run 1:
## main
module main(
    input wire clk,
    input wire rst,
    input wire [3:0] sensor,
    input wire [2:0] sw,
    output wire [1:0] servo
    );
Size: about 180 flip-flops, ~11 I/O pins.
export LEC_CHECK = 0
export ABC_AREA = 1
export CAP_MARGIN = 40
export CORE_MARGIN = 7
export CORE_UTILIZATION = 61
export CTS_CLUSTER_DIAMETER = 95
export CTS_CLUSTER_SIZE = 73
export GPL_ROUTABILITY_DRIVEN = 0
export PLACE_DENSITY_LB_ADDON = 0.24
export SETUP_SLACK_MARGIN = 0.98
export SLEW_MARGIN = 15
export TNS_END_PERCENT = 70
create_clock -name core_clock -period 14.0 [get_ports {clk}]
run.sh (not shown) runs the stock make flow with config.mk's settings and CLKGATE_MAP_FILE=.
Run 1 went all the way through synthesis, placement and routing and the layout is clean on timing, DRC and antenna.
Modified inputs, run 2 compared to run 1
Settings: a deleted TNS_END_PERCENT that had been 70; a change of SETUP_SLACK_MARGIN from 0.98 to -1.4; a change of SLEW_MARGIN from 15 to 20; a deleted PLACE_DENSITY_LB_ADDON that had been 0.24; a change of CTS_CLUSTER_SIZE from 73 to 100; a change of CORE_UTILIZATION from 61 to 40; a deleted GPL_ROUTABILITY_DRIVEN that had been 0; a change of CAP_MARGIN from 40 to 20; a deleted ABC_AREA that had been 1; a change of CTS_CLUSTER_DIAMETER from 95 to 103; a change of CORE_MARGIN from 7 to 2.
Notes after the runs:
Completing all stages was not enough for run 2: its layout failed the final checks because of setup timing. Measured against run 2, the net count of the finished layout of run 1 comes out at 1.16 times the reference value. NOTE met2 wire length run 1->run 2 increased by a few percent. The met1 capacity usage during global routing of run 2 falls short of that of run 1 by 1.7 points. Run 1 has higher number of global-route vias before repair than run 2. Compared to run 1, the router laid down more metal wire for run 2. Run 2 reports its critical-path cell with the highest stage delay as nor3_1 while run 1 reports fa_1. Run 2: area of all sequential standard cells is 11 um^2 lower than what run 1 reported. From run 1 to run 2 the numbers moved as follows: met2 demand-to-capacity share in global routing down 12 points, growth of design area from synthesis to finish flat. Sort run 1 and run 2 by area of the core region desc -> top: run 2. Run 2: proportion of cell area occupied by multi-input gates 4.8 points above run 1. Vias: run 2 below run 1.
The following lists how run 3 was set up differently from run 2:
Settings: SETUP_SLACK_MARGIN: -1.4 -> unset; CTS_CLUSTER_DIAMETER: 103 -> 100; TNS_END_PERCENT: unset -> 10.
Notes after the runs:
Run 3: PASS, flow complete, no timing, DRC or antenna violations. Compared with run 2, run 3 ends up with more cell area. Going from run 2 to run 3, maximum frequency from static timing analysis grew by a few percent. Post-layout net count sits higher in run 3 than in run 2. On routed metal-1 wirelength, run 2 and run 3 are basically level.
Input changes introduced in run 4 (baseline for comparison: run 3):
Settings: TNS_END_PERCENT no longer set, was 10; CTS_CLUSTER_DIAMETER now 97, was 100; SETUP_SLACK_MARGIN now -1.4, previously not set.
--- outcome ---
Of run 3 and run 4, only run 4 fails to finish with a clean layout. NOTE: via count in run 4 falls short of that of run 3. Re worst slack at placement: no difference whatsoever between run 4 and run 3. Of run 4 and run 3, it is run 4 that has the higher maximum net fanout on the critical path. For run 4, the cell with the largest stage delay on the worst path was nor3_1, unlike run 3, where it was or4_1. Fmax: run 4 below run 3. The setup slack of run 4 is smaller than that of run 3. Final critical-path share of the clock period delta for run 4 relative to run 3: 5.5 points higher. Design area: run 4 vs run 3 down 1.5%. Run 4 ended with less slew at the pin closest to its max-slew limit than run 3.
What run 5 does differently from run 4 at the input level:
Settings: CORE_ASPECT_RATIO newly set to 1.92; TNS_END_PERCENT newly set to 100; PLACE_DENSITY_LB_ADDON newly set to 0.13; CORE_UTILIZATION changed from 40 to 29; CELL_PAD_IN_SITES_GLOBAL_PLACEMENT newly set to 2; MAX_ROUTING_LAYER newly set to met5; CTS_CLUSTER_DIAMETER removed (was 97); SETUP_SLACK_MARGIN removed (was -1.4); MIN_ROUTING_LAYER newly set to met1; HOLD_SLACK_MARGIN newly set to 0.24; CELL_PAD_IN_SITES_DETAIL_PLACEMENT newly set to 0; CTS_CLUSTER_SIZE removed (was 100).
### Flow results
When the final numbers for run 4 and run 5 were put side by side, the largest net degree at the start of global routing turned out to be greater in run 5. Diff run 4 -> run 5: total length of routed met2 wires picked up an extra 78%, slew of the pin with the lowest slew margin picked up an extra 0.10 ns, post-placement cell count picked up an extra 14%. Run 5 ran to completion and came out clean on the timing, DRC and antenna checks. Note that the critical path depth recorded for run 5 amounts to 1.2 times the value seen in run 4. Run 5 has more setup slack than run 4.

* * *

Starting RTL as in the previous note.
==> flow/design.v (excerpt) <==
module main(
    input wire clk,
    input wire rst,
    input wire [3:0] sensor,
    input wire [2:0] sw,
    output wire [1:0] servo
    );
wire [7:0] Servo_R;
wire [7:0] Servo_L;
wire clk_40MHz;
wire clk_1KHz;
wire clk_100MHz;
wire tick_40MHz;
wire tick_1KHz;
wire [10:0] pid_output, position;
servo_handler my_servo (
    .clk(clk_100MHz),
    .en(tick_1KHz),
    .rst(rst),
    .servo_l(Servo_L),
    .servo_r(Servo_R),
    .pid_output(pid_output)
);       
servo_to_PWM my_PWM(
    .clk(clk_100MHz),
    .rst(rst),
    .servo_L(Servo_L),
    .servo_R(Servo_R),
    .PWM_L(servo[0]),
    .PWM_R(servo[1])
);
clock_managment_unit my_clk(
.clk(clk),
.rst(rst),
.clk_100MHz(clk_100MHz),
.clk_40MHz(clk_40MHz),
.clk_1KHz(clk_1KHz),
.tick_40MHz(tick_40MHz),
.tick_1KHz(tick_1KHz)
);
pid my_pid(
    .kp_sw(sw[0]),
    .ki_sw(sw[1]),
    .kd_sw(sw[2]),
    .clk(clk_100MHz),
    .en(tick_40MHz),
    .rst(rst),
    .position(position),
    .pid_output(pid_output)
);
sensor_handler my_sensors(
    .clk(clk_100MHz),
    .rst(rst),
    .sensors(sensor),
    .position(position)
);
endmodule
make LEC_CHECK=0 ABC_AREA=1 CAP_MARGIN=20 CORE_MARGIN=2 CORE_UTILIZATION=72 CTS_CLUSTER_SIZE=99 PLACE_DENSITY=0.36 SLEW_MARGIN=20 TNS_END_PERCENT=10 finish   # period 7.6 ns
The starting point ran to the end with violations: negative setup slack.
Rerun with:
- ABC_AREA: 1 -> default
- CORE_UTILIZATION: 72 -> 35
- CTS_CLUSTER_SIZE: 99 -> default
- PLACE_DENSITY: 0.36 -> default
- TNS_END_PERCENT: 10 -> default
- clock period: 7.6 -> 13.5 ns (I/O delays scaled with it)
Outcome: With this change the flow finished with timing, DRC and antenna clean; utilization fell by 51 points; cell count went down by 9.3%; worst hold slack is worse by 0.018 ns; area after synthesis rises by 2.7%; sequential cell count stays the same; global-route usage came out lower by 25 points; final area decreases by 6.4%; non-clock buffer count came out lower by 235; routed wire length went down by 17%; via count goes down by 18%.
